==> inputs of run a <==
==> flow/design.v <==
module complex_adder_subtractor #(
    parameter WIDTH=32
) (
    input [WIDTH-1:0] a,
    input [WIDTH-1:0] b,
    input addNotSub,
    output reg [WIDTH-1:0] result
);
    always @(*) begin
        if (addNotSub) begin
            result[WIDTH-1:WIDTH/2] = a[WIDTH-1:WIDTH/2] + b[WIDTH-1:WIDTH/2];
            result[WIDTH/2-1:0] = a[WIDTH/2-1:0] + b[WIDTH/2-1:0];
        end else begin
            result[WIDTH-1:WIDTH/2] = a[WIDTH-1:WIDTH/2] - b[WIDTH-1:WIDTH/2];
            result[WIDTH/2-1:0] = a[WIDTH/2-1:0] - b[WIDTH/2-1:0];
        end
    end
endmodule
module complex_multiplier #(
    parameter WIDTH=32
) (
    input [WIDTH-1:0] a,
    input [WIDTH-1:0] b,
    output [2*WIDTH-1:0] result
);
    wire signed [WIDTH-1:0] a_real = { {(WIDTH/2+1){a[WIDTH/2-1]}}, a[WIDTH/2-1:0] };
    wire signed [WIDTH-1:0] b_real = { {(WIDTH/2+1){b[WIDTH/2-1]}}, b[WIDTH/2-1:0] };
    wire signed [WIDTH-1:0] a_img = { {(WIDTH/2+1){a[WIDTH-1]}}, a[WIDTH-1:WIDTH/2] };
    wire signed [WIDTH-1:0] b_img = { {(WIDTH/2+1){b[WIDTH-1]}}, b[WIDTH-1:WIDTH/2] };
    wire signed [WIDTH-1:0] result_real = a_real * b_real - a_img * b_img;
    wire signed [WIDTH-1:0] result_img = a_real * b_img + a_img * b_real;
    assign result[WIDTH-1:0] = result_real;
    assign result[2*WIDTH-1:WIDTH] = result_img;
endmodule
module complex_mean_square (
    input wire i_clk,
    input wire i_arst,
    input wire i_en,
    input wire [2:0] i_log2_samples,
    input wire        i_valid,
    input wire [31:0] i_y,
    input wire [31:0] i_y_hat,
    output reg        o_valid,
    output reg [63:0] o_data
);
    wire [31:0] y_diff_w;
    wire [63:0] sq_diff_complex_w;
    wire        sq_diff_valid_w;
    wire [63:0] sum_res_w;
    wire [8:0]  num_samples_w = 1 << i_log2_samples;
    reg [8:0]  sample_rx_cnt_r;
    reg [8:0]  sample_proc_cnt_r;
    reg [1:0]  state_r, next_state_r;
    localparam S_IDLE      = 2'b00;
    localparam S_INIT      = 2'b01;
    localparam S_COMPUTING = 2'b10;
    localparam S_FINALIZE  = 2'b11;
    complex_adder_subtractor #(.WIDTH(32)) y_difference_module (
        .a(i_y),
        .b(i_y_hat),
        .addNotSub(1'b0),
        .result(y_diff_w)
    );
    complex_multiplier cpow_calculator (
        .a(y_diff_w),
        .b(y_diff_w),
        .result(sq_diff_complex_w)
    );
    assign sq_diff_valid_w = i_valid;
    complex_adder_subtractor #(.WIDTH(64)) square_sum (
        .a(o_data),  
        .b(sq_diff_complex_w),
        .addNotSub(1'b1),
        .result(sum_res_w)
    );
    always @(posedge i_clk or posedge i_arst) begin
        if (i_arst)
            state_r <= S_IDLE;
        else
            state_r <= next_state_r;
    end
    always @(*) begin
        next_state_r = state_r;
        case (state_r)
            S_IDLE:      if (i_en) next_state_r = S_INIT;
            S_INIT:      next_state_r = S_COMPUTING;
            S_COMPUTING: if (sample_rx_cnt_r == num_samples_w && sample_proc_cnt_r == num_samples_w)
                             next_state_r = S_FINALIZE;
            S_FINALIZE:  next_state_r = S_IDLE;
            default:     next_state_r = S_IDLE;
        endcase
    end
    always @(posedge i_clk or posedge i_arst) begin
        if (i_arst) begin
            o_valid           <= 1'b0;
            o_data            <= 64'b0;
            sample_rx_cnt_r   <= 9'b0;
            sample_proc_cnt_r <= 9'b0;
        end else begin
            o_valid <= 1'b0;  
            case (state_r)
                S_INIT: begin
                    o_data            <= 64'b0;
                    sample_rx_cnt_r   <= 9'b0;
                    sample_proc_cnt_r <= 9'b0;
                end
                S_COMPUTING: begin
                    sample_rx_cnt_r <= sample_rx_cnt_r;
                    sample_proc_cnt_r <= sample_proc_cnt_r;
                    if (i_valid && sample_rx_cnt_r < num_samples_w) begin
                        sample_rx_cnt_r <= sample_rx_cnt_r + 1;
                    end
                    if (sq_diff_valid_w && !(sample_proc_cnt_r == num_samples_w)) begin
                        sample_proc_cnt_r <= sample_proc_cnt_r + 1;
                        o_data <= sum_res_w;
                    end
                end
                S_FINALIZE: begin
					o_valid        <= 1'b1;  
					o_data[31:0]   <= $signed(o_data[31:0]) >>> i_log2_samples;
					o_data[63:32]  <= $signed(o_data[63:32]) >>> i_log2_samples;
                end
            endcase
        end
    end
endmodule
==> flow/run.sh <==
#!/bin/bash
# the make line also repeats each setting of config.mk as NAME=value (left out here)
make -C /OpenROAD-flow-scripts/flow DESIGN_CONFIG=/design/flow/config.mk WORK_HOME=/design/flow/orfs CLKGATE_MAP_FILE= finish
==> flow/config.mk <==
export PLATFORM = sky130hd
export DESIGN_NAME = complex_mean_square
export DESIGN_NICKNAME = complex_mean_square
export VERILOG_FILES = /design/flow/design.v
export SDC_FILE = /design/flow/constraint.sdc
export NUM_CORES = 4
export LEC_CHECK = 0
export CAP_MARGIN = 10
export CORE_MARGIN = 2
export CORE_UTILIZATION = 72
export CTS_CLUSTER_DIAMETER = 166
export CTS_CLUSTER_SIZE = 99
export SETUP_SLACK_MARGIN = 1.76
export SLEW_MARGIN = 20
export TNS_END_PERCENT = 5
==> flow/constraint.sdc <==
create_clock -name core_clock -period 7.29 [get_ports {i_clk}]
set_input_delay 1.4580 -clock core_clock [delete_from_list [all_inputs] [get_ports {i_clk}]]
set_output_delay 1.4580 -clock core_clock [all_outputs]
set_load 0.01 [all_outputs]
==> run b (differences from run a) <==
Settings changed: ABC_AREA from default to 1, CAP_MARGIN 10 to 20, CTS_CLUSTER_DIAMETER 166 to 192, HOLD_SLACK_MARGIN from default to 0.3, SETUP_SLACK_MARGIN 1.76 to -0.38, SLEW_MARGIN 20 to 40, TNS_END_PERCENT 5 to default.
==> flow/constraint.sdc (replaced) <==
create_clock -name core_clock -period 5.59 [get_ports {i_clk}]
set_input_delay 1.1180 -clock core_clock [delete_from_list [all_inputs] [get_ports {i_clk}]]
set_output_delay 1.1180 -clock core_clock [all_outputs]
set_load 0.01 [all_outputs]
==> run c (differences from run a) <==
Settings changed: CAP_MARGIN 10 to 20, CORE_UTILIZATION 72 to 10, CTS_CLUSTER_DIAMETER 166 to default, CTS_CLUSTER_SIZE 99 to default, SETUP_SLACK_MARGIN 1.76 to default, TNS_END_PERCENT 5 to default.
==> flow/constraint.sdc (replaced) <==
create_clock -name core_clock -period 14.3 [get_ports {i_clk}]
set_input_delay 2.8600 -clock core_clock [delete_from_list [all_inputs] [get_ports {i_clk}]]
set_output_delay 2.8600 -clock core_clock [all_outputs]
set_load 0.01 [all_outputs]
==> README.md <==
| Result | Value | Unit |
| --- | --- | --- |
| Halt point of the flow | 5_1_grt | - |
| CTS resizes | 750 | - |
| Global Route met2 Usage | 113 | % |
| Synth Area in Adders | 53.7 | % |
| Post-placement cell count | 6235 | - |
| Outcome | did not finish | - |
| Stop Error | [ERROR GRT-0116] Global routing finished with congestion. Check the congestion regions in the DRC Viewer. | - |
| Minimum setup slack after placement | -4.32 | ns |
| Largest cells by area | fa_1 (43%), inv_1 (12%), ha_1 (10%), nand2_1 (8.6%), dfrtp_1 (5.7%) | - |
# the run above: run b

==> README.md <==
| Result | Value | Unit |
| --- | --- | --- |
| Slack of the critical path | -3.32 | ns |
| Average size of a mapped cell | 9.05 | µm² |
| Minimum setup slack after placement | -4.30 | ns |
| Post-synth EDFFs | 0 | - |
| Global Route met2 Usage | 76.2 | % |
| Layout check fault list | setup timing | - |
| Final setup violating endpoints | 52 | - |
| Number of H-tree levels | 3 | - |
| Mapped Area | 36900 | µm² |
| Largest cells by area | fa_1 (45%), ha_1 (11%), inv_1 (9.8%), dfrtp_1 (5.8%), nor2_1 (4.3%) | - |
| Outcome | failed layout checks | - |
# the run above: run a

==> README.md <==
| Result | Value | Unit |
| --- | --- | --- |
| Outcome | timing/DRC/antenna clean | - |
| Worst hold path type | flop to flop | - |
| Post-placement cell count | 9000 | - |
| Count of maximum capacitance violations | 0 | - |
| Hold Buf Count CTS | 0 | - |
| Global Route met2 Usage | 11.6 | % |
| Synth Area in Adders | 55.5 | % |
| Minimum setup slack after placement | 0.448 | ns |
| Largest cells by area | fa_1 (45%), ha_1 (11%), inv_1 (9.8%), dfrtp_1 (5.8%), nor2_1 (4.3%) | - |
# the run above: run c


---

==> run C: inputs <==
RTL: the design.v shown in full above, as it stands there.
clock: 9.9 ns
lec_check: 0
cap_margin: 30
core_margin: 2
core_utilization: 72
cts_cluster_diameter: 377
cts_cluster_size: 49
hold_slack_margin: 0.28
setup_slack_margin: -0.77
slew_margin: 20
run.sh (not shown) runs the stock make flow with config.mk's settings and CLKGATE_MAP_FILE=.
==> run A (differences from run C) <==
CAP_MARGIN = 20   (was 30)
CORE_UTILIZATION = 40   (was 72)
CTS_CLUSTER_DIAMETER = default   (was 377)
CTS_CLUSTER_SIZE = default   (was 49)
HOLD_SLACK_MARGIN = default   (was 0.28)
SETUP_SLACK_MARGIN = default   (was -0.77)
==> flow/constraint.sdc (replaced) <==
create_clock -name core_clock -period 13.5 [get_ports {i_clk}]
set_input_delay 2.7000 -clock core_clock [delete_from_list [all_inputs] [get_ports {i_clk}]]
set_output_delay 2.7000 -clock core_clock [all_outputs]
set_load 0.01 [all_outputs]
==> run B (differences from run C) <==
ABC_AREA = 1   (was default)
CAP_MARGIN = 20   (was 30)
CORE_UTILIZATION = 67   (was 72)
CTS_CLUSTER_DIAMETER = 192   (was 377)
CTS_CLUSTER_SIZE = default   (was 49)
HOLD_SLACK_MARGIN = default   (was 0.28)
SETUP_SLACK_MARGIN = default   (was -0.77)
==> flow/constraint.sdc (replaced) <==
create_clock -name core_clock -period 6.22 [get_ports {i_clk}]
set_input_delay 1.2440 -clock core_clock [delete_from_list [all_inputs] [get_ports {i_clk}]]
set_output_delay 1.2440 -clock core_clock [all_outputs]
set_load 0.01 [all_outputs]
==> run E (differences from run C) <==
ABC_AREA = 0   (was default)
CAP_MARGIN = 5   (was 30)
CTS_CLUSTER_DIAMETER = 380   (was 377)
CTS_CLUSTER_SIZE = 30   (was 49)
HOLD_SLACK_MARGIN = default   (was 0.28)
PLACE_DENSITY = 0.65   (was default)
SETUP_SLACK_MARGIN = 2.37   (was -0.77)
==> flow/constraint.sdc (replaced) <==
create_clock -name core_clock -period 10.4 [get_ports {i_clk}]
set_input_delay 2.0800 -clock core_clock [delete_from_list [all_inputs] [get_ports {i_clk}]]
set_output_delay 2.0800 -clock core_clock [all_outputs]
set_load 0.01 [all_outputs]
==> flow_summary.yaml <==
# physical design summary
synth:
  ys_seq_frac: 0.0572
  synth_nets: 6034
  ys_area_sq_um: 38100
  synth_cell_types: 54
floorplan:
  core_area_sq_um: 56300
  fp.dieH_um: 242
run_status:
  status: "stopped before the end"
  failed_stage: "global routing (5_1_grt)"
  error: "[ERROR GRT-0232] Routing congestion too high. Check the congestion heatmap in the GUI."
grt:
  grt_overflow_total: 1795
[end of results for run B]
==> flow_summary.yaml <==
# physical design summary
run_status:
  status: "stopped before the end"
  failed_stage: "global routing (5_1_grt)"
synth:
  ys_seq_frac: 0.0591
  synth_cell_types: 78
  synth_nets: 5284
  ys_area_sq_um: 36900
floorplan:
  fp.dieH_um: 230
[end of results for run E]
==> flow_summary.yaml <==
# physical design summary
run_status:
  status: "complete, but fails checks"
  check.faults: "negative setup slack"
synth:
  ys_area_sq_um: 36900
  synth_nets: 5284
  synth_cell_types: 78
  ys_seq_frac: 0.0591
timing:
  setup_slack_ns: -1.24
  setup_viol: 39
floorplan:
  fp.dieH_um: 230
  core_area_sq_um: 50400
worst_setup_path:
  cp-endpoint: "o_data[63]"
grt:
  grt_overflow_total: 0
[end of results for run C]
==> flow_summary.yaml <==
# physical design summary
synth:
  ys_seq_frac: 0.0591
  synth_cell_types: 78
  ys_area_sq_um: 36900
place:
  portBuffers: 135
grt:
  grt_overflow_total: 0
  top_usage_layer: "met2"
floorplan:
  core_area_sq_um: 91500
  fp.dieH_um: 308
run_status:
  status: "timing/DRC/antenna clean"
[end of results for run A]

---

==> inputs of run P <==
RTL: the design.v shown in full above, as it stands there.
export LEC_CHECK = 0
export CAP_MARGIN = 0
export CELL_PAD_IN_SITES_DETAIL_PLACEMENT = 2
export CELL_PAD_IN_SITES_GLOBAL_PLACEMENT = 1
export CORE_ASPECT_RATIO = 1.49
export CORE_MARGIN = 2
export CORE_UTILIZATION = 40
export CTS_CLUSTER_DIAMETER = 77
export GPL_ROUTABILITY_DRIVEN = 0
export GPL_TIMING_DRIVEN = 0
export MAX_ROUTING_LAYER = met4
export SETUP_SLACK_MARGIN = 1.39
export SLEW_MARGIN = 20
export TNS_END_PERCENT = 95
create_clock -name core_clock -period 13.5 [get_ports {i_clk}]
==> inputs of run M, as changes to run P <==
==> flow/config.mk (replaced) <==
export PLATFORM = sky130hd
export DESIGN_NAME = complex_mean_square
export DESIGN_NICKNAME = complex_mean_square
export VERILOG_FILES = /design/flow/design.v
export SDC_FILE = /design/flow/constraint.sdc
export NUM_CORES = 4
export LEC_CHECK = 0
export CAP_MARGIN = 20
export CORE_MARGIN = 2
export CORE_UTILIZATION = 72
export HOLD_SLACK_MARGIN = -0.09
export MAX_ROUTING_LAYER = met4
export SLEW_MARGIN = 20
==> flow/constraint.sdc (replaced) <==
create_clock -name core_clock -period 10.3 [get_ports {i_clk}]
set_input_delay 2.0600 -clock core_clock [delete_from_list [all_inputs] [get_ports {i_clk}]]
set_output_delay 2.0600 -clock core_clock [all_outputs]
set_load 0.01 [all_outputs]
==> results <==
item	run M	run P
Largest net degree at the start of global routing	77	57
All-layer global routing usage	49.39%	36.68%
First drt pass iteration count	10	6
Worst slack on hold paths	0.4814 ns	0.4921 ns
Number of instances in the placed design	5325	5379
Buffer share of cell area	14.71%	9.233%
Worst setup slack after layout	-1.183 ns	1.110 ns
Tally of buffers added on design ports	135	134
FF-to-FF Start	o_data[10]	o_data[15]
Post-Place Cell Area	43720 um^2	39910 um^2
Fin area	45770 um^2	44040 um^2
Run status	complete, but fails checks	finished clean
Violated checks	negative setup slack	-
Register fraction of the total cell area	4.765%	4.946%
Number of global-route vias before repair	36.93k	37.38k
Final net count	5939	5604
Critical Path Source	i_y_hat[1]	i_y_hat[19]
Global-route wire length before repair	193000 um	243900 um
DR WL met2	61600 um	86050 um
Data arrival time of the critical path	11.75 ns	12.71 ns
Number of antenna diodes	7	4

---

==> job 5727 <==
RTL: the design.v shown in full above, as it stands there.
clock: 5.26 ns
lec_check: 0
cap_margin: 20
core_margin: 2
core_utilization: 64
cts_cluster_size: 98
slew_margin: 20
tns_end_percent: 10
==> job 734: changes against job 5727 <==
--- a/flow/config.mk
+++ b/flow/config.mk
@@ -9,5 +9,5 @@
 export CORE_MARGIN = 2
-export CORE_UTILIZATION = 64
-export CTS_CLUSTER_SIZE = 98
+export CORE_UTILIZATION = 72
+export HOLD_SLACK_MARGIN = -0.08
+export MAX_ROUTING_LAYER = met4
 export SLEW_MARGIN = 20
-export TNS_END_PERCENT = 10
==> flow/constraint.sdc (replaced) <==
create_clock -name core_clock -period 9.57 [get_ports {i_clk}]
set_input_delay 1.9140 -clock core_clock [delete_from_list [all_inputs] [get_ports {i_clk}]]
set_output_delay 1.9140 -clock core_clock [all_outputs]
set_load 0.01 [all_outputs]
==> job 490: changes against job 5727 <==
--- a/flow/config.mk
+++ b/flow/config.mk
@@ -9,5 +9,5 @@
 export CORE_MARGIN = 2
-export CORE_UTILIZATION = 64
-export CTS_CLUSTER_SIZE = 98
+export CORE_UTILIZATION = 70
+export CTS_CLUSTER_SIZE = 49
+export SETUP_SLACK_MARGIN = -0.77
 export SLEW_MARGIN = 20
-export TNS_END_PERCENT = 10
==> flow/constraint.sdc (replaced) <==
create_clock -name core_clock -period 9.9 [get_ports {i_clk}]
set_input_delay 1.9800 -clock core_clock [delete_from_list [all_inputs] [get_ports {i_clk}]]
set_output_delay 1.9800 -clock core_clock [all_outputs]
set_load 0.01 [all_outputs]
==> deck_impl_summary.md <==
Run Summary

GRT
  • Global-route usage over all layers: 74.1%
  • Total grt overflow: 109
  • Met1 track demand over resource: 73.3%

Placed design
  • Half-perimeter wire length after placement: 98700 um
  • Final RePlAce weighted congestion: 0.999

Run status
  • Status: did not finish
  • First Err: [ERROR GRT-0232] Routing congestion too high. Check the congestion heatmap in the GUI.
  • Stage reached: 5_1_grt

Clock tree
  • Post-CTS setup buffers: 46
(the above is from job 734)
==> deck_impl_summary.md <==
Run Summary

Run status
  • Status: finished with violations
  • Layout Check Failures: setup timing

Final timing
  • Final worst setup slack: -4.95 ns
  • Final setup violation count: 56

GRT
  • Total grt overflow: 0

Clock tree
  • Post-CTS setup buffers: 31
(the above is from job 5727)
==> deck_impl_summary.md <==
Run Summary

Run status
  • Status: finished with violations
  • Layout Check Failures: setup timing

Placed design
  • Final RePlAce weighted congestion: 0.978

GRT
  • Met1 track demand over resource: 52.6%
  • Global-route usage over all layers: 42.8%

Final timing
  • Final worst setup slack: -1.20 ns
  • Final setup violation count: 36
(the above is from job 490)
